Setup of red:
==> flow/design.v <==
`timescale 1ns / 1ps
module frequency_divider
    # ( parameter
        freq = 1000
    )
    (
        input  wire clk100MHz,  
        input  wire rst,        
        output reg  clk_div,    
        output wire tick        
    );
    localparam LOOP_COUNTER_AT = 100_000_000 / freq / 2 ;
    reg [clog2(LOOP_COUNTER_AT)-1:0] count;
    always @( posedge(clk100MHz) )
    begin
        if(rst)
        begin : counter_reset
            count   <= 0;
            clk_div <= 1'b0;
        end
        else
        begin : counter_operate
            if (count == (LOOP_COUNTER_AT - 1))
            begin : counter_loop
                count   <= 0;
                clk_div <= ~clk_div;
            end
            else
            begin : counter_increment
                count   <= count + 1;
                clk_div <= clk_div;
            end
        end
    end
    assign tick = (count == (LOOP_COUNTER_AT - 1)) && !clk_div;
    function integer clog2(input integer number);
        begin
            clog2 = 0;
            while (number)
            begin
                clog2  = clog2 + 1;
                number = number >> 1;
            end
        end
    endfunction
endmodule
`timescale 1ns / 1ps
module clock_managment_unit(
    input wire clk,
    input wire rst,
    output wire clk_100MHz,
    output wire clk_40MHz,
    output wire clk_1KHz,
    output wire tick_40MHz,   
    output wire tick_1KHz     
    );
    frequency_divider 
    #(
        .freq(1000000)   
    )    
    my_1K_divider(
        .clk100MHz(clk),
        .rst(rst),
        .clk_div(clk_1KHz),
        .tick(tick_1KHz)
    );
    frequency_divider 
    #(
        .freq(40000000)
    )    
    my_40M_divider(
        .clk100MHz(clk),
        .rst(rst),
        .clk_div(clk_40MHz),
        .tick(tick_40MHz)
    );
     assign clk_100MHz =clk;
endmodule
`timescale 1ns / 1ps
module sensor_handler(
    input wire clk,
    input wire rst,
    input wire [3:0] sensors,
    output reg [10:0] position
    );
reg [10:0] position_nxt;
always @(posedge clk) begin
    if(rst)
        position <= 0;
    else 
        position <= position_nxt;
end
always @(*) begin
    case(sensors)
    4'b1001:    position_nxt = 500;
    4'b0111:    position_nxt = 1000;
    4'b0011:    position_nxt = 750;
    4'b1110:    position_nxt = 1;
    4'b1100:    position_nxt = 250;
    4'b1011:    position_nxt = 625;
    4'b1101:    position_nxt = 375;
    4'b0001:    position_nxt = 666;
    4'b1000:    position_nxt = 333;
    default:    position_nxt = 1023;    
endcase
end
endmodule
`timescale 1ns / 1ps
module pid(
    input wire clk,
    input wire en,   
    input wire rst,
    input wire [10:0] position,
    input wire kp_sw, ki_sw, kd_sw,  
    output reg [10:0] pid_output
    );
reg signed [10:0] error, error_nxt, error_sum, error_sum_nxt, error_dif, error_dif_nxt, error_prev;
reg signed [12:0] p, p_nxt, i, i_nxt, d, d_nxt;
reg signed [10:0] output_loaded_nxt, output_buf, output_buf_nxt;
localparam  
    K_P      = 1,
    K_P_DEN  = 2,
    K_I      = 5,
    K_I_DEN  = 100,
    K_D      = 1,
    K_D_DEN  = 200,
    TIME_DIV = 100;
always @(posedge clk) begin
    if(rst) begin
        error         <= 0;
        error_sum     <= 0;
        error_dif     <= 0;
        error_prev    <= 0;
        p             <= 0;
        i             <= 0;
        d             <= 0;
        output_buf    <= 0;
        pid_output    <= 0;
    end
    else if(en) begin 
        error         <= error_nxt;
        error_sum     <= error_sum_nxt;
        error_dif     <= error_dif_nxt;
        error_prev    <= error;
        p             <= p_nxt;
        i             <= i_nxt;
        d             <= d_nxt;
        output_buf    <= output_buf_nxt;
        pid_output    <= output_loaded_nxt;
    end
end
always @(*) begin
    error_nxt = 500 - position;
    error_sum_nxt = (error == 0) ? 0 : (error_sum + error);
    error_dif_nxt = error - error_prev;
    p_nxt = kp_sw ? (K_P * error)/K_P_DEN : 0;
    i_nxt = ki_sw ? (K_I * error_sum)/(TIME_DIV * K_I_DEN) : 0;
    d_nxt = kd_sw ? (K_D * error_dif * TIME_DIV)/K_D_DEN : 0;
    output_buf_nxt = p + i + d + 500;
    if(output_buf < 0) output_loaded_nxt = 0;
    else if(output_buf > 1000) output_loaded_nxt = 0;
    else output_loaded_nxt = output_buf;
end
endmodule
`timescale 1ns / 1ps
module servo_handler(
    input  wire clk,
    input  wire en,   
    input  wire rst,
    input  wire [10:0] pid_output,
    output reg  [7:0] servo_l,
    output reg  [7:0] servo_r
    );
reg [7:0] servo_l_nxt;
reg [7:0] servo_r_nxt;
reg [3:0] state,state_nxt;
reg [20:0] counter,counter_nxt;
reg [10:0] pid_buf;
localparam        
    idle              = 3'b000,
    turn_left         = 3'b001,
    turn_right        = 3'b010,
    stop              = 3'b111,
    servo_l_on        = 8'd157,
    servo_r_on        = 8'd137,
    servo_off         = 1'd0;
always @(posedge clk) begin
    if(rst) begin
        servo_l <=0;
        servo_r <=0;
        state   <=0;
        counter <=0;
        pid_buf <=0;
    end
    else if(en) begin
        servo_l <= servo_l_nxt;
        servo_r <= servo_r_nxt;
        state   <= state_nxt;
        counter <= counter_nxt;
        pid_buf <= pid_output;
    end
end
always @(*) begin
    servo_l_nxt = 0;
    servo_r_nxt = 0;
    counter_nxt = 0;
    case (state)
        idle: begin 
            counter_nxt=0;          
            if(pid_buf == 239) begin
                state_nxt =stop;
            end
            else if(pid_buf > 500) begin
                state_nxt=turn_left;
            end  
            else if(pid_buf < 500) begin
                state_nxt=turn_right;
            end
            else begin
                state_nxt=idle;
                servo_l_nxt = servo_l_on;
                servo_r_nxt = servo_r_on; 
            end    
        end      
        turn_right: begin
            counter_nxt=counter+1;
            servo_l_nxt = servo_l_on;
            servo_r_nxt =servo_off;
            if(counter >= pid_buf)
                state_nxt=idle;
            else
                state_nxt=turn_right;
        end
        turn_left: begin
            counter_nxt=counter+1;
            servo_l_nxt = servo_off;
            servo_r_nxt =servo_r_on;
            if(pid_buf < 500 || counter >= pid_buf - 500)
                state_nxt=idle;
            else
                state_nxt=turn_left;
        end
        stop: begin
            servo_l_nxt = servo_off;
            servo_r_nxt =servo_off;
            if(pid_buf == 239)
                state_nxt =stop;
            else 
                state_nxt=idle;
        end     
        default: state_nxt=idle;        
    endcase    
end
endmodule
`timescale 1ns / 1ps
module servo_to_PWM(
   input wire clk,
   input wire rst,
   input wire [7:0] servo_L,
   input wire [7:0] servo_R,
   output reg PWM_L,
   output reg PWM_R
   );
reg PWM_L_nxt;
reg PWM_R_nxt;
reg [19:0] counter,counter_nxt;
reg [20:0] servo_l_mul,servo_r_mul;
reg [7:0] servo_L_buf, servo_R_buf;
always@ (posedge clk) begin
   if(rst) begin
      counter <=0;
      PWM_L   <=0;
      PWM_R   <=0;
   end
   else begin
      counter <=counter_nxt;
      PWM_L   <=PWM_L_nxt;
      PWM_R   <=PWM_R_nxt;
   end
end 
always @* begin
   servo_l_mul =servo_L *1000;
   servo_r_mul =servo_R *1000;
   counter_nxt = counter+1;
   if(counter > 1000000) begin
      counter_nxt=0;
   end
   if(counter > servo_l_mul) begin
      PWM_L_nxt=0;
   end
   else begin
      PWM_L_nxt =1;
   end
   if(counter >servo_r_mul) begin
      PWM_R_nxt=0;
   end
   else begin
      PWM_R_nxt =1;
   end
end 
endmodule
`timescale 1ns / 1ps
module main(
    input wire clk,
    input wire rst,
    input wire [3:0] sensor,
    input wire [2:0] sw,
    output wire [1:0] servo
    );
wire [7:0] Servo_R;
wire [7:0] Servo_L;
wire clk_40MHz;
wire clk_1KHz;
wire clk_100MHz;
wire tick_40MHz;
wire tick_1KHz;
wire [10:0] pid_output, position;
servo_handler my_servo (
    .clk(clk_100MHz),
    .en(tick_1KHz),
    .rst(rst),
    .servo_l(Servo_L),
    .servo_r(Servo_R),
    .pid_output(pid_output)
);       
servo_to_PWM my_PWM(
    .clk(clk_100MHz),
    .rst(rst),
    .servo_L(Servo_L),
    .servo_R(Servo_R),
    .PWM_L(servo[0]),
    .PWM_R(servo[1])
);
clock_managment_unit my_clk(
.clk(clk),
.rst(rst),
.clk_100MHz(clk_100MHz),
.clk_40MHz(clk_40MHz),
.clk_1KHz(clk_1KHz),
.tick_40MHz(tick_40MHz),
.tick_1KHz(tick_1KHz)
);
pid my_pid(
    .kp_sw(sw[0]),
    .ki_sw(sw[1]),
    .kd_sw(sw[2]),
    .clk(clk_100MHz),
    .en(tick_40MHz),
    .rst(rst),
    .position(position),
    .pid_output(pid_output)
);
sensor_handler my_sensors(
    .clk(clk_100MHz),
    .rst(rst),
    .sensors(sensor),
    .position(position)
);
endmodule
clock: 6.59 ns
lec_check: 0
abc_area: 1
cap_margin: 20
core_margin: 2
core_utilization: 69
cts_cluster_diameter: 336
cts_cluster_size: 98
place_density: 0.4
slew_margin: 20
tns_end_percent: 5
run.sh (not shown) runs the stock make flow with config.mk's settings and CLKGATE_MAP_FILE=.
red -> stages 100% | layout checks FAIL | negative setup slack
Relative to red, the following input files were edited for blue:
Settings: clearing CTS_CLUSTER_DIAMETER, which used to be 336; clearing TNS_END_PERCENT, which used to be 5; clearing PLACE_DENSITY, which used to be 0.4; swapping 69 for 61 in CORE_UTILIZATION; clearing CTS_CLUSTER_SIZE, which used to be 98; clearing ABC_AREA, which used to be 1; swapping 6.59 for 10.9 in the clock period (ns, I/O delays scaled along).
==> results <==
| red | all stages done | FAIL | negative setup slack |
Ran to the end and failed final checks on negative setup slack: blue.
Looking at area enclosed by the die boundary, blue sits above red.
As of blue, first-pass GRT wire length had risen by a little under 10% compared to red.
Cell count down 6.2% in blue wrt red
Taking red as the reference, in blue wire length the detailed router placed on met1 went up by 3800 µm; core utilization before placement went down by 9.0 points.
On core footprint, blue does worse than red.
Delta (blue minus red): register-to-register slack rose by 3.59 ns.
Ratio of final minimum period to clock period: blue lower than red
Sort blue and red by shortest period the worst path allows desc -> top: blue
#### Input delta (green over blue)
Settings: CAP_MARGIN changed from 20 to 0; CORE_UTILIZATION changed from 61 to 68; CTS_CLUSTER_DIAMETER newly set to 96.
Notes after the runs:
- The layout from green, despite a flow that completed every stage, fails the layout checks, with the failing checks listed as negative setup slack.
- Measured against each other, green and blue differ in data required time at the worst endpoint, the lower figure coming from green.
- Final period utilization (green over blue): increase, 2.4 points
- Summary of green over blue: final wirelength increased by 2300 µm relative to the old numbers, floorplan core density increased by 6.9 points relative to the old numbers.
- Relative to blue, transition time at the pin with the least slew margin has decreased by 0.065 ns in green.
- In the tables for green and blue, register-to-register slack reads higher with blue.

// main: RTL as listed in full above, without the edits since
clock: 9.38 ns
lec_check: 0
cap_margin: 5
core_aspect_ratio: 0.96
core_margin: 2
core_utilization: 72
cts_cluster_diameter: 244
hold_slack_margin: 0.29
max_routing_layer: met5
place_density: 0.64
setup_slack_margin: -0.69
slew_margin: 20
tns_end_percent: 55
The baseline did not get past 5_1_grt.
Next try:
Settings changed: CAP_MARGIN 5 to 20, CORE_ASPECT_RATIO 0.96 to not set, CORE_UTILIZATION 72 to 35, CTS_CLUSTER_DIAMETER 244 to not set, HOLD_SLACK_MARGIN 0.29 to not set, MAX_ROUTING_LAYER met5 to not set, PLACE_DENSITY 0.64 to not set, SETUP_SLACK_MARGIN -0.69 to not set, TNS_END_PERCENT 55 to not set.
Clock period 9.38 ns to 13.5 ns, I/O delays scaled along.
The new run finished clean; synthesized area stays the same; synthesized cell count is unchanged; die size came out higher by 100%.

Starts from the design.v that is shown in full above.
export LEC_CHECK = 0
export ABC_AREA = 1
export CAP_MARGIN = 35
export CORE_ASPECT_RATIO = 0.93
export CORE_MARGIN = 2
export CORE_UTILIZATION = 72
export CTS_CLUSTER_DIAMETER = 130
export HOLD_SLACK_MARGIN = -0.0
export MAX_ROUTING_LAYER = met5
export PLACE_DENSITY = 0.35
export SETUP_SLACK_MARGIN = 3.14
export SLEW_MARGIN = 20
export TNS_END_PERCENT = 55
create_clock -name core_clock -period 11.9 [get_ports {clk}]
The starting point died in 5_1_grt (GRT-0232).
Edit:
- CORE_ASPECT_RATIO: 0.93 -> 0.8
- CORE_UTILIZATION: 72 -> 48
- CTS_CLUSTER_SIZE: unset -> 90
- PLACE_DENSITY: 0.35 -> unset
- PLACE_DENSITY_LB_ADDON: unset -> 0.27
- SETUP_SLACK_MARGIN: 3.14 -> unset
- TNS_END_PERCENT: 55 -> 5
- clock period: 11.9 -> 10.7 ns (I/O delays scaled with it)
=>
- With this change the flow finished with negative setup slack left
- synthesized area does not change
- synthesized cell count is unchanged
- die area increases by 49%
Edit:
- ABC_AREA: 1 -> unset
- CORE_UTILIZATION: 48 -> 18
- CTS_CLUSTER_SIZE: 90 -> 34
- PLACE_DENSITY: unset -> 0.91
- PLACE_DENSITY_LB_ADDON: 0.27 -> unset
- SETUP_SLACK_MARGIN: unset -> -0.4
- TNS_END_PERCENT: 5 -> 55
Outcome: The changed run finished but fails on negative setup slack. Wire length goes up by well over a third. Synthesized area goes up by a few percent. Maximum frequency goes down by roughly a tenth. Via count goes up by roughly a tenth.
Edit:
- CORE_UTILIZATION: 18 -> 57
- CTS_CLUSTER_SIZE: 34 -> 57
- PLACE_DENSITY: 0.91 -> unset
- PLACE_DENSITY_LB_ADDON: unset -> 0.27
- SETUP_SLACK_MARGIN: -0.4 -> -1.03
The new run reached the layout checks and failed them: negative setup slack.
Sequential cell count does not change.
Core utilization increases by 51 points.
Clock skew decreases by 0.0088 ns.
Hold slack is better by 0.0042 ns.
First-iteration DRC count decreases by about 38%.
Sequential share of layout area increases by 1.2 points.
Non-clock buffer count decreases by 41.
Edit:
- ABC_AREA: unset -> 1
- CAP_MARGIN: 35 -> 0
- CORE_ASPECT_RATIO: 0.8 -> 0.92
- CORE_UTILIZATION: 57 -> 72
- CTS_CLUSTER_SIZE: 57 -> unset
- PLACE_DENSITY_LB_ADDON: 0.27 -> 0.01
- SETUP_SLACK_MARGIN: -1.03 -> -0.51
- clock period: 10.7 -> 10.4 ns (I/O delays scaled with it)
After rerunning: This time the run failed in 5_1_grt (GRT-0232); die area fell by about 22%; area after synthesis fell by about 2.6%; synthesized cell count rose by 16%.

RTL: the design.v shown in full above, as it stands there.
export LEC_CHECK = 0
export ABC_AREA = 1
export CAP_MARGIN = 20
export CORE_MARGIN = 2
export CORE_UTILIZATION = 72
export CTS_CLUSTER_SIZE = 79
export HOLD_SLACK_MARGIN = 0.29
export PLACE_DENSITY_LB_ADDON = 0.01
export SLEW_MARGIN = 20
export TNS_END_PERCENT = 5
create_clock -name core_clock -period 11.0 [get_ports {clk}]
The baseline ran to the end with violations: setup timing.
Rerun with:
- ABC_AREA: 1 -> default
- CORE_UTILIZATION: 72 -> 46
- CTS_CLUSTER_SIZE: 79 -> default
- HOLD_SLACK_MARGIN: 0.29 -> default
- PLACE_DENSITY_LB_ADDON: 0.01 -> default
- TNS_END_PERCENT: 5 -> default
- clock period: 11.0 -> 7.18 ns (I/O delays scaled with it)
Effect:
- The new run finished but failed the layout checks on setup timing
- die size goes up by well over a third
- setup slack loses 3300 ps
- routed wire length goes down by roughly a tenth
- core utilization goes down by 27 points
Rerun with:
- CORE_UTILIZATION: 46 -> 40
- clock period: 7.18 -> 13.5 ns (I/O delays scaled with it)
After rerunning:
- With this change the flow completed with no timing, DRC or antenna violations
- setup slack is better by 5500 ps
- routed wire length drops by roughly a tenth
- clock-buffer cell count stays the same
- die area goes up by about a fifth
- clock skew barely changes
- cell count went down by roughly a tenth

RTL: the design.v shown in full above, as it stands there.
Settings: LEC_CHECK=0, ABC_AREA=1, CAP_MARGIN=20, CORE_MARGIN=2, CORE_UTILIZATION=72, CTS_CLUSTER_SIZE=98, SLEW_MARGIN=20; clock period 11.3 ns.
The baseline finished but fails on setup timing.
==> next run, changes <==
--- a/flow/config.mk
+++ b/flow/config.mk
@@ -6,8 +6,6 @@
 export NUM_CORES = 4
 export LEC_CHECK = 0
-export ABC_AREA = 1
 export CAP_MARGIN = 20
 export CORE_MARGIN = 2
-export CORE_UTILIZATION = 72
-export CTS_CLUSTER_SIZE = 98
+export CORE_UTILIZATION = 40
 export SLEW_MARGIN = 20
==> flow/constraint.sdc (replaced) <==
create_clock -name core_clock -period 14.0 [get_ports {clk}]
set_input_delay 2.8000 -clock core_clock [delete_from_list [all_inputs] [get_ports {clk}]]
set_output_delay 2.8000 -clock core_clock [all_outputs]
set_load 0.01 [all_outputs]
=> Now the flow finished clean; fmax increases by a few percent; first-iteration DRC count goes down by well over a third; die area grows by well over a third; clock-buffer cell count stays the same; worst hold slack loses 0.0039 ns; final cell count decreases by a little under a tenth.
==> next run, changes <==
--- a/flow/config.mk
+++ b/flow/config.mk
@@ -9,3 +9,6 @@
 export CORE_MARGIN = 2
 export CORE_UTILIZATION = 40
+export CTS_CLUSTER_DIAMETER = 103
+export CTS_CLUSTER_SIZE = 100
+export SETUP_SLACK_MARGIN = -1.4
 export SLEW_MARGIN = 20
- The changed run reached the layout checks and failed them: setup timing
- die size stays the same
- core utilization went down by 0.68 points
- cell area went down by 1.5%
- sequential share of layout area went up by 0.30 points
- global-route usage does not change
- via count went down by 0.62%
- maximum frequency went down by 5.5%
- wire length went down by 0.82%
- synthesized area does not change
- worst hold slack is about the same
==> next run, changes <==
==> flow/config.mk (replaced) <==
export PLATFORM = sky130hd
export DESIGN_NAME = main
export DESIGN_NICKNAME = main
export VERILOG_FILES = /design/flow/design.v
export SDC_FILE = /design/flow/constraint.sdc
export NUM_CORES = 4
export LEC_CHECK = 0
export CAP_MARGIN = 20
export CELL_PAD_IN_SITES_DETAIL_PLACEMENT = 0
export CELL_PAD_IN_SITES_GLOBAL_PLACEMENT = 2
export CORE_ASPECT_RATIO = 1.92
export CORE_MARGIN = 2
export CORE_UTILIZATION = 29
export HOLD_SLACK_MARGIN = 0.24
export MAX_ROUTING_LAYER = met5
export MIN_ROUTING_LAYER = met1
export PLACE_DENSITY_LB_ADDON = 0.13
export SLEW_MARGIN = 20
export TNS_END_PERCENT = 100
With this change the flow ran to the end with no violations.
Global-route usage rises by 0.48 points.
Clock-buffer cell count rises by 9.
Worst setup slack improves by 0.89 ns.
Wire length rises by 36%.
Die area rises by about 37%.
